==> 06-24: inputs <==
Design fpmultiplier, start of the top module:
module fpmultiplier (output logic [31:0] product, output logic ready,
		input logic [31:0] a, input logic clock, nreset);
Settings: LEC_CHECK=0, ABC_AREA=1, CAP_MARGIN=20, CORE_MARGIN=2, CORE_UTILIZATION=54, CTS_CLUSTER_DIAMETER=219, CTS_CLUSTER_SIZE=98, GPL_ROUTABILITY_DRIVEN=0, PLACE_DENSITY=0.6, SLEW_MARGIN=20, TNS_END_PERCENT=100; clock period 9.0 ns.
run.sh (not shown) runs the stock make flow with config.mk's settings and CLKGATE_MAP_FILE=.
==> 05-04 (differences from 06-24) <==
ABC_AREA = default   (was 1)
CORE_MARGIN = 8   (was 2)
CORE_UTILIZATION = 40   (was 54)
CTS_CLUSTER_DIAMETER = default   (was 219)
CTS_CLUSTER_SIZE = default   (was 98)
GPL_ROUTABILITY_DRIVEN = default   (was 0)
MAX_ROUTING_LAYER = met4   (was default)
PLACE_DENSITY = default   (was 0.6)
SLEW_MARGIN = 15   (was 20)
TNS_END_PERCENT = default   (was 100)
==> 08-17 (differences from 06-24) <==
ABC_AREA = default   (was 1)
CORE_UTILIZATION = 64   (was 54)
CTS_CLUSTER_DIAMETER = default   (was 219)
CTS_CLUSTER_SIZE = default   (was 98)
GPL_ROUTABILITY_DRIVEN = default   (was 0)
HOLD_SLACK_MARGIN = -0.09   (was default)
TNS_END_PERCENT = 5   (was 100)
==> flow/constraint.sdc (replaced) <==
create_clock -name core_clock -period 6.26 [get_ports {clock}]
set_input_delay 1.2520 -clock core_clock [delete_from_list [all_inputs] [get_ports {clock}]]
set_output_delay 1.2520 -clock core_clock [all_outputs]
set_load 0.01 [all_outputs]
==> notes <==
08-17 produced a layout that fails on negative setup slack. 05-04 finished with timing, DRC and antenna clean. 06-24 ran to the end with no violations.
Total power: 05-04 is smaller than 06-24 (about 1.6%).
Sequential share of layout area, lowest first: 08-17, 06-24, 05-04.
Routed wire length: 06-24 > 08-17 > 05-04.
Critical path depth is the same in 05-04 and 06-24.
Register-to-register slack: 08-17 < 05-04 < 06-24.
The lowest hold slack belongs to 05-04, the highest to 06-24.
Global-route usage: 05-04 < 06-24 < 08-17.
In area after synthesis, 05-04 and 08-17 do not differ.

* * *

==> inputs of trial 68 <==
Starting RTL as in the previous note.
export LEC_CHECK = 0
export CAP_MARGIN = 20
export CELL_PAD_IN_SITES_GLOBAL_PLACEMENT = 3
export CORE_ASPECT_RATIO = 1.3
export CORE_MARGIN = 4
export CORE_UTILIZATION = 40
export CTS_CLUSTER_DIAMETER = 51
export CTS_CLUSTER_SIZE = 24
export HOLD_SLACK_MARGIN = 0.04
export MAX_ROUTING_LAYER = met4
export SLEW_MARGIN = 20
create_clock -name core_clock -period 8.18 [get_ports {clock}]
==> trial 23: changes against trial 68 <==
- ABC_AREA: default -> 1
- CELL_PAD_IN_SITES_GLOBAL_PLACEMENT: 3 -> 0
- CORE_ASPECT_RATIO: 1.3 -> 0.5
- CORE_MARGIN: 4 -> 9
- CORE_UTILIZATION: 40 -> 67
- CTS_CLUSTER_DIAMETER: 51 -> 223
- CTS_CLUSTER_SIZE: 24 -> 99
- HOLD_SLACK_MARGIN: 0.04 -> default
- PLACE_DENSITY: default -> 0.37
- SETUP_SLACK_MARGIN: default -> -0.39
==> build 21: changes against trial 68 <==
- CELL_PAD_IN_SITES_GLOBAL_PLACEMENT: 3 -> default
- CORE_ASPECT_RATIO: 1.3 -> default
- CORE_MARGIN: 4 -> 2
- CORE_UTILIZATION: 40 -> 66
- CTS_CLUSTER_DIAMETER: 51 -> default
- CTS_CLUSTER_SIZE: 24 -> default
- HOLD_SLACK_MARGIN: 0.04 -> default
- MAX_ROUTING_LAYER: met4 -> default
- PLACE_DENSITY: default -> 0.6
==> flow/constraint.sdc (replaced) <==
create_clock -name core_clock -period 13.4 [get_ports {clock}]
set_input_delay 2.6800 -clock core_clock [delete_from_list [all_inputs] [get_ports {clock}]]
set_output_delay 2.6800 -clock core_clock [all_outputs]
set_load 0.01 [all_outputs]
==> comparison table <==
quantity	trial 23	trial 68	build 21
Finished layout cell area	27400 µm²	27200 µm²	26200 µm²
Area fraction in compound gates	5.40%	6.62%	6.62%
Metal-1 WL	30600 µm	32100 µm	25500 µm
Final worst slack	742 ps	515 ps	4880 ps
End point of the critical path	manti_48bit[25]$_DFFE_PP_	manti_48bit[38]$_DFFE_PP_	manti_48bit[39]$_DFFE_PP_
Post-place setup slack	860 ps	511 ps	5210 ps
Length of routed met3 wiring	8490 µm	2200 µm	5010 µm
Register-to-register setup slack	740 ps	510 ps	4880 ps
Power in sequential cells	0.724 mW	0.724 mW	0.442 mW
Die extent in x	295 µm	225 µm	197 µm
Wire length of the first global-routing pass	121000 µm	126000 µm	106000 µm
Status	timing/DRC/antenna clean	timing/DRC/antenna clean	timing/DRC/antenna clean
Yosys Instances	3282	2587	2587
Routed len/inst	19.5 µm	23.4 µm	21.5 µm
Weighted congestion reported at the end of routability-driven placement	0.987	0.905	0.918
Core box area	37700 µm²	60700 µm²	36600 µm²
Number of ordinary and repair buffers in the finished layout	104	173	108
Slew at the pin with the worst max-slew slack	1200 ps	1170 ps	1140 ps
Post-Route Skew	20.4 ps	14.0 ps	12.0 ps

* * *

==> inputs of v23 <==
fpmultiplier again, from the RTL that the note above started with.
==> flow/design.v (excerpt) <==
module fpmultiplier (output logic [31:0] product, output logic ready,
		input logic [31:0] a, input logic clock, nreset);
enum {activation, start, loada, loadb, check, special, regularcalculation,carries, final_output}state;
logic [31:0] multi_a, multi_b;
logic [47:0] manti_48bit;
logic [22:0] manti_23bit; 
logic [9:0] expon; 
logic sign;
logic infinite_a,NaN_a,zero_a,infinite_b,NaN_b,zero_b; 
assign  infinite_a = (multi_a[30:23]==8'b11111111)&&(multi_a[22:0]==0);
assign  NaN_a = (multi_a[30:23]==8'b11111111)&&(multi_a[22:0]!=0);
assign  zero_a = (multi_a[30:23]==0);
assign  infinite_b = (multi_b[30:23]==8'b11111111)&&(multi_b[22:0]==0);
assign  NaN_b = (multi_b[30:23]==8'b11111111)&&(multi_b[22:0]!=0);
assign  zero_b = (multi_b[30:23]==0); 
always_ff @(posedge clock, negedge nreset)
if (~nreset)
  begin 
  product <=0;
  multi_a <= 0;
  multi_b <= 0;
  state <= start;
  ready <= 0;
  end
else
begin 
  case (state)
    activation:
           begin
           ready <=1;
           end
    start: 
           begin
           ready <= 0;
           state <= loada;
           end
    loada: 
           begin 
           multi_a <= a;
           state <= loadb;
           end
    loadb: 
           begin
           multi_b <= a;
           state <= check;        
           end
    check:
           begin
           sign <= multi_a[31]^multi_b[31];
           if(NaN_a||infinite_a||zero_a||NaN_b||infinite_b||zero_b)
           state <= special;
           else
           state <= regularcalculation;
           end
    special:
           begin
  ...
clock: 11.4 ns
lec_check: 0
cap_margin: 15
core_margin: 7
core_utilization: 32
cts_cluster_diameter: 104
gpl_timing_driven: 1
hold_slack_margin: 0.06
max_routing_layer: met5
min_routing_layer: met1
place_density_lb_addon: 0.22
slew_margin: 15
==> v2: changes against v23 <==
==> flow/config.mk (replaced) <==
export PLATFORM = sky130hd
export DESIGN_NAME = fpmultiplier
export DESIGN_NICKNAME = fpmultiplier
export VERILOG_FILES = /design/flow/design.v
export SDC_FILE = /design/flow/constraint.sdc
export NUM_CORES = 4
export LEC_CHECK = 0
export CAP_MARGIN = 20
export CORE_MARGIN = 2
export CORE_UTILIZATION = 72
export CTS_CLUSTER_DIAMETER = 27
export PLACE_DENSITY_LB_ADDON = 0.2
export SETUP_SLACK_MARGIN = 1.85
export SLEW_MARGIN = 20
==> flow/constraint.sdc (replaced) <==
create_clock -name core_clock -period 7.35 [get_ports {clock}]
set_input_delay 1.4700 -clock core_clock [delete_from_list [all_inputs] [get_ports {clock}]]
set_output_delay 1.4700 -clock core_clock [all_outputs]
set_load 0.01 [all_outputs]
==> comparison table <==
|  | v23 | v2 |
|---|---|---|
| Status | complete, no violations | failed layout checks |
| Reasons for failing layout checks | - | setup timing |
| Num rows | 101 | 67 |
| Vias post-DR | 17800 | 21500 |
| Met2 usage in global routing | 0.305 | 0.714 |
| Worst Skew | 0.0197 ns | 0.0172 ns |
| Fin worst setup slack | 3.12 ns | -0.177 ns |
| Share of final layout cell area taken by non-clock buffers | 0.0373 | 0.0876 |
| Initial antenna violation count | 3 | 12 |
| Number of global-route vias before repair | 19600 | 22400 |
| Post-Place Setup Slack | 3.16 ns | 0.101 ns |
| Latency at later pin | 0.44 ns | 0.45 ns |
| Clock buffers | 21 | 20 |
| Slowest stage delay, CP | 0.96 ns | 0.93 ns |
| Area of all placed cells without fillers | 26900 µm² | 28700 µm² |
| Total power density per cell area | 41.9 nW/µm² | 59.8 nW/µm² |
| Well-tap cell count | 978 | 448 |
| Uppermost layer routed | met4 | met5 |
| Tightest Pin Transition | 1.22 ns | 1.12 ns |
| Reg2reg start | multi_b[8] | multi_b[2] |
| Switching part of the total | 0.219 | 0.242 |
| Multi-input logic portion of the cell area | 0.670 | 0.657 |
| Worst-path cell with the longest stage delay | dfrtp_1 | o31ai_1 |
| Max-Slew Margin vs Limit | 0.188 | 0.245 |
| Non-filler instance count after layout | 3589 | 3223 |
| Starting DRT DRC Count | 1063 | 2595 |

* * *

==> exp/ember: inputs <==
Starting RTL as in the previous note.
Settings: LEC_CHECK=0, CAP_MARGIN=15, CORE_MARGIN=7, CORE_UTILIZATION=17, CTS_CLUSTER_DIAMETER=104, GPL_TIMING_DRIVEN=0, HOLD_SLACK_MARGIN=0.06, MAX_ROUTING_LAYER=met4, PLACE_DENSITY_LB_ADDON=0.22, SLEW_MARGIN=15; clock period 8.34 ns.
==> exp/pepper (differences from exp/ember) <==
- ABC_AREA: unset -> 1
- CAP_MARGIN: 15 -> 20
- CORE_ASPECT_RATIO: unset -> 1.02
- CORE_MARGIN: 7 -> 9
- CORE_UTILIZATION: 17 -> 40
- CTS_CLUSTER_DIAMETER: 104 -> unset
- CTS_CLUSTER_SIZE: unset -> 72
- HOLD_SLACK_MARGIN: 0.06 -> 0.03
- PLACE_DENSITY: unset -> 0.47
- PLACE_DENSITY_LB_ADDON: 0.22 -> unset
- SETUP_SLACK_MARGIN: unset -> 1.93
- SLEW_MARGIN: 15 -> 0
==> flow/constraint.sdc (replaced) <==
create_clock -name core_clock -period 9.37 [get_ports {clock}]
set_input_delay 1.8740 -clock core_clock [delete_from_list [all_inputs] [get_ports {clock}]]
set_output_delay 1.8740 -clock core_clock [all_outputs]
set_load 0.01 [all_outputs]
==> impl_metrics.json <==
{
  "grt_pass1_vias": 19510,
  "cp_slowest_cell": "dfrtp_1",
  "die_w_microns": 393.7,
  "gp_congestion": 0.9036,
  "antenna_found_initial": 10,
  "ys_sh_mux_pct": 2.205,
  "worstSetupEndpoint": "manti_48bit[45]",
  "ys_cells": 2587,
  "grt_use_met3_pct": 1.887,
  "status": "timing/DRC/antenna clean",
  "powerDensity_nw_per_um2": 54.92,
  "die_area_sq_um": 155000
}
# the run above: exp/ember

==> impl_metrics.json <==
{
  "status": "timing/DRC/antenna clean",
  "cp_slowest_cell": "fa_1",
  "grt_pass1_vias": 22630,
  "die_w_microns": 269.3,
  "ys_cells": 3282,
  "grt_use_met3_pct": 4.687,
  "powerDensity_nw_per_um2": 48.18,
  "worstSetupEndpoint": "manti_48bit[23]"
}
# the run above: exp/pepper

Power is estimated from default activity; no workload was simulated.
